==> zinc: inputs <==
==> flow/design.v <==
package calc_pkg;
    typedef struct packed {
        logic on;
        logic off;
        logic mem_rc;
        logic mem_sub;
        logic mem_add;
        logic op_percent;
        logic op_sqrt;
        logic op_div;
        logic op_mul;
        logic op_sub;
        logic op_add;
        logic op_eq;
        logic dot;
        logic num_1;
        logic num_2;
        logic num_3;
        logic num_4;
        logic num_5;
        logic num_6;
        logic num_7;
        logic num_8;
        logic num_9;
        logic num_0;
    } buttons_t;
    typedef enum logic [4:0] {
        B_NONE,          
        B_ON,            
        B_OFF,           
        B_MEM_RC,        
        B_MEM_SUB,       
        B_MEM_ADD,       
        B_OP_PERCENT,    
        B_OP_SQRT,       
        B_OP_DIV,        
        B_OP_MUL,        
        B_OP_SUB,        
        B_OP_ADD,        
        B_OP_EQ,         
        B_DOT,           
        B_NUM_1,         
        B_NUM_2,         
        B_NUM_3,         
        B_NUM_4,         
        B_NUM_5,         
        B_NUM_6,         
        B_NUM_7,         
        B_NUM_8,         
        B_NUM_9,         
        B_NUM_0,         
        B_UNKNOWN        
    } active_button_t;
    function automatic logic isNumberButton(active_button_t active_button);
        isNumberButton = ((active_button >= calc_pkg::B_NUM_1) && (active_button <= calc_pkg::B_NUM_0));
    endfunction
    function automatic logic isOpButton(active_button_t active_button);
        isOpButton = ((active_button >= calc_pkg::B_OP_DIV) && (active_button <= calc_pkg::B_OP_ADD));
    endfunction
    function automatic logic isEqButton(active_button_t active_button);
        isEqButton = (active_button == calc_pkg::B_OP_EQ);
    endfunction
    function automatic logic isDotButton(active_button_t active_button);
        isDotButton = (active_button == calc_pkg::B_DOT);
    endfunction
    typedef logic [3:0] bcd_t;
    function automatic logic [6:0] bcd2segments(bcd_t bcd);
        unique case (bcd)
            4'd0: bcd2segments = 7'b1111110;
            4'd1: bcd2segments = 7'b0110000;
            4'd2: bcd2segments = 7'b1101101;
            4'd3: bcd2segments = 7'b1111001;
            4'd4: bcd2segments = 7'b0110011;
            4'd5: bcd2segments = 7'b1011011;
            4'd6: bcd2segments = 7'b1011111;
            4'd7: bcd2segments = 7'b1110000;
            4'd8: bcd2segments = 7'b1111111;
            4'd9: bcd2segments = 7'b1111011;
            default: bcd2segments = 7'bxxxxxxx;
        endcase
    endfunction
    typedef enum logic [1:0] {
        OP_NONE,
        OP_ADD,
        OP_MUL,
        OP_DIV
    } op_t;
    function automatic op_t button2op(active_button_t active_button);
        unique case (active_button)
            calc_pkg::B_OP_DIV: button2op = calc_pkg::OP_DIV;
            calc_pkg::B_OP_MUL: button2op = calc_pkg::OP_MUL;
            calc_pkg::B_OP_SUB: button2op = calc_pkg::OP_ADD;
            calc_pkg::B_OP_ADD: button2op = calc_pkg::OP_ADD;
            default: button2op = calc_pkg::OP_NONE;
        endcase
    endfunction
    function automatic bcd_t button2bcd(active_button_t active_button);
        unique case (active_button)
            calc_pkg::B_NUM_1: button2bcd = 1;
            calc_pkg::B_NUM_2: button2bcd = 2;
            calc_pkg::B_NUM_3: button2bcd = 3;
            calc_pkg::B_NUM_4: button2bcd = 4;
            calc_pkg::B_NUM_5: button2bcd = 5;
            calc_pkg::B_NUM_6: button2bcd = 6;
            calc_pkg::B_NUM_7: button2bcd = 7;
            calc_pkg::B_NUM_8: button2bcd = 8;
            calc_pkg::B_NUM_9: button2bcd = 9;
            calc_pkg::B_NUM_0: button2bcd = 0;
            default: button2bcd = 0;
        endcase
    endfunction
    parameter NumDigits = 8;
    typedef logic unsigned [$clog2(NumDigits)-1:0] exponent_t;
    typedef struct packed {
        logic error;
        logic sign;
        exponent_t exponent;
        bcd_t [NumDigits-1:0] significand;
    } num_t;
    function automatic num_t neg(num_t num);
        neg = num;
        neg.sign = !num.sign;
    endfunction
endpackage
module alu_add (
    input   logic           clk_i,
    input   logic           rst_i,
    input   logic [36:0]    left_i,      
    input   logic [36:0]    right_i,     
    output  logic           in_ready_o,
    input   logic           in_valid_i,
    output  logic [36:0]    result_o,    
    input   logic           out_ready_i,
    output  logic           out_valid_o
);
typedef enum logic [1:0] {
    S_IDLE,
    S_NORMALIZE,
    S_ADD,
    S_RENORMALIZE
} state_t;
state_t state_d, state_q;
logic [$clog2(calc_pkg::NumDigits):0] counter_d, counter_q;
logic in_ready_d, in_ready_q;
logic out_valid_d, out_valid_q;
assign out_valid_o = out_valid_q;
assign in_ready_o = in_ready_q;
calc_pkg::num_t left_d, left_q;
calc_pkg::num_t right_d, right_q;
calc_pkg::num_t result_d, result_q;
calc_pkg::bcd_t result_extra_d, result_extra_q;
logic carryborrow_d, carryborrow_q;
assign result_o = out_valid_q ? result_q : '0;
logic [4:0] nibble_sum;
always_comb begin
    nibble_sum = 'x;
    carryborrow_d = carryborrow_q;
    if (state_q != S_ADD) begin
        carryborrow_d = 0;
    end else if (left_q.sign == right_q.sign) begin
        nibble_sum =
            left_q.significand[counter_q]
            + right_q.significand[counter_q]
            + 4'(carryborrow_q);
        if (nibble_sum >= 10) begin
            nibble_sum += 6;
        end
        carryborrow_d = nibble_sum[4];
    end else begin
        if (left_q.significand > right_q.significand) begin
            nibble_sum =
                6'(left_q.significand[counter_q])
                - 6'(right_q.significand[counter_q])
                - 6'(carryborrow_q);
        end else begin
            nibble_sum =
                6'(right_q.significand[counter_q])
                - 6'(left_q.significand[counter_q])
                - 6'(carryborrow_q);
        end
        carryborrow_d = nibble_sum[4];
        if ($signed(nibble_sum) < 0) begin
            nibble_sum += 10;
        end
    end
end
always_comb begin
    state_d = state_q;
    out_valid_d = out_valid_q;
    in_ready_d = in_ready_q;
    counter_d = counter_q;
    left_d = left_q;
    right_d = right_q;
    result_d = result_q;
    result_extra_d = result_extra_q;
    unique case (state_q)
        S_IDLE: begin
            result_d = '0;
            if (in_valid_i) begin
                left_d = left_i;
                right_d = right_i;
                state_d = S_NORMALIZE;
                in_ready_d = 0;
            end
        end
        S_NORMALIZE: begin
            if (left_q.exponent < right_q.exponent) begin
                left_d.significand = (left_q.significand >> 4);
                left_d.exponent++;
            end else if (left_q.exponent > right_q.exponent) begin
                right_d.significand = (right_q.significand >> 4);
                right_d.exponent++;
            end else begin
                state_d = S_ADD;
                counter_d = 0;
            end
        end
        S_ADD: begin
            result_d.exponent = left_q.exponent;
            if (left_q.sign == right_q.sign) begin
                result_extra_d = carryborrow_d;
            end
            if (left_q.significand > right_q.significand) begin
                result_d.sign = left_q.sign;
            end else begin
                result_d.sign = right_q.sign;
            end
            result_d.significand[counter_q] = 4'(nibble_sum);
            counter_d++;
            if (counter_d == calc_pkg::NumDigits) begin
                state_d = S_RENORMALIZE;
            end
        end
        S_RENORMALIZE: begin
            if (result_extra_q != '0) begin  
                result_extra_d = '0;
                result_d.significand = ({result_extra_q, result_q.significand} >> 4);
                result_d.exponent++;
                if (result_d.exponent == 0)
                    result_d.error = 1;
            end else if ((result_q.exponent != 0) && (result_q.significand[calc_pkg::NumDigits-1] == 0)) begin  
                result_d.significand = (result_q.significand << 4);
                result_d.exponent--;
            end else begin  
                out_valid_d = 1;
                if (result_d.significand == 0)
                    result_d.sign = 0;
                if (out_valid_q && out_ready_i) begin
                    state_d = S_IDLE;
                    out_valid_d = 0;
                    in_ready_d = 1;
                    result_d = '0;
                end
            end
        end
    endcase
end
always_ff @(posedge clk_i) begin
    if (rst_i) begin
        state_q <= S_IDLE;
        out_valid_q <= 0;
        in_ready_q <= 1;
        counter_q <= '0;
        left_q <= '0;
        right_q <= '0;
        result_q <= '0;
        result_extra_q <= '0;
        carryborrow_q <= 0;
    end else begin
        state_q <= state_d;
        out_valid_q <= out_valid_d;
        in_ready_q <= in_ready_d;
        counter_q <= counter_d;
        left_q <= left_d;
        right_q <= right_d;
        result_q <= result_d;
        result_extra_q <= result_extra_d;
        carryborrow_q <= carryborrow_d;
    end
end
endmodule
==> flow/run.sh <==
#!/bin/bash
# the make line also repeats each setting of config.mk as NAME=value (left out here)
make -C /OpenROAD-flow-scripts/flow DESIGN_CONFIG=/design/flow/config.mk WORK_HOME=/design/flow/orfs CLKGATE_MAP_FILE= finish
==> flow/config.mk <==
export PLATFORM = sky130hd
export DESIGN_NAME = alu_add
export DESIGN_NICKNAME = alu_add
export VERILOG_FILES = /design/flow/design.v
export SDC_FILE = /design/flow/constraint.sdc
export NUM_CORES = 4
export LEC_CHECK = 0
export CAP_MARGIN = 20
export CORE_ASPECT_RATIO = 0.92
export CORE_MARGIN = 2
export CORE_UTILIZATION = 72
export CTS_CLUSTER_DIAMETER = 104
export CTS_CLUSTER_SIZE = 14
export PLACE_DENSITY_LB_ADDON = 0.15
export SETUP_SLACK_MARGIN = 0.47
export SLEW_MARGIN = 20
==> flow/constraint.sdc <==
create_clock -name core_clock -period 1.56 [get_ports {clk_i}]
set_input_delay 0.3120 -clock core_clock [delete_from_list [all_inputs] [get_ports {clk_i}]]
set_output_delay 0.3120 -clock core_clock [all_outputs]
set_load 0.01 [all_outputs]
==> inputs of cedar, as changes to zinc <==
CORE_ASPECT_RATIO = default   (was 0.92)
CORE_UTILIZATION = 40   (was 72)
CTS_CLUSTER_DIAMETER = 391   (was 104)
CTS_CLUSTER_SIZE = 98   (was 14)
PLACE_DENSITY = 0.95   (was default)
PLACE_DENSITY_LB_ADDON = default   (was 0.15)
SETUP_SLACK_MARGIN = default   (was 0.47)
==> flow/constraint.sdc (replaced) <==
create_clock -name core_clock -period 10.0 [get_ports {clk_i}]
set_input_delay 2.0000 -clock core_clock [delete_from_list [all_inputs] [get_ports {clk_i}]]
set_output_delay 2.0000 -clock core_clock [all_outputs]
set_load 0.01 [all_outputs]
==> inputs of indigo, as changes to zinc <==
ABC_AREA = 1   (was default)
CORE_ASPECT_RATIO = default   (was 0.92)
CTS_CLUSTER_DIAMETER = 244   (was 104)
CTS_CLUSTER_SIZE = 96   (was 14)
PLACE_DENSITY_LB_ADDON = default   (was 0.15)
SETUP_SLACK_MARGIN = default   (was 0.47)
TNS_END_PERCENT = 20   (was default)
==> flow/constraint.sdc (replaced) <==
create_clock -name core_clock -period 4.0 [get_ports {clk_i}]
set_input_delay 0.8000 -clock core_clock [delete_from_list [all_inputs] [get_ports {clk_i}]]
set_output_delay 0.8000 -clock core_clock [all_outputs]
set_load 0.01 [all_outputs]
==> qor summary <==
Result of the run: indigo complete, but fails checks; cedar complete, no violations; zinc stopped before the end
Stage where the flow stopped: indigo -; cedar -; zinc 3_5_place_dp
Violated checks: indigo negative setup slack; cedar -; zinc -
Buffers from clock root to sink, at most: indigo 2; cedar 2; zinc -
Flop pwr share: indigo 0.262; cedar 0.300; zinc -
Number of design-rule violations left by the first detailed-router iteration: indigo 2,313; cedar 966; zinc -
Number of multi-input combinational cells in the layout: indigo 989; cedar 771; zinc -
Met2 WL: indigo 14,100 um; cedar 12,000 um; zinc -
Number of warnings in the stage logs: indigo 44; cedar 41; zinc -
Grt total ovfl: indigo 0; cedar 0; zinc -
Sequential cell area: indigo 0.00243 mm2; cedar 0.00243 mm2; zinc -
Post-route worst setup slack: indigo -0.281 ns; cedar 5.35 ns; zinc -
Timing-limited maximum frequency: indigo 234 MHz; cedar 215 MHz; zinc -
Top metal layer carrying routed signals: indigo met4; cedar met4; zinc -
Top pwr grp: indigo combinational logic; cedar combinational logic; zinc -
Nets: indigo 1,607; cedar 1,249; zinc -
Seq group: indigo 1.52 mW; cedar 0.624 mW; zinc -
Power figures rest on the tool's default switching activity, not on a simulated workload.
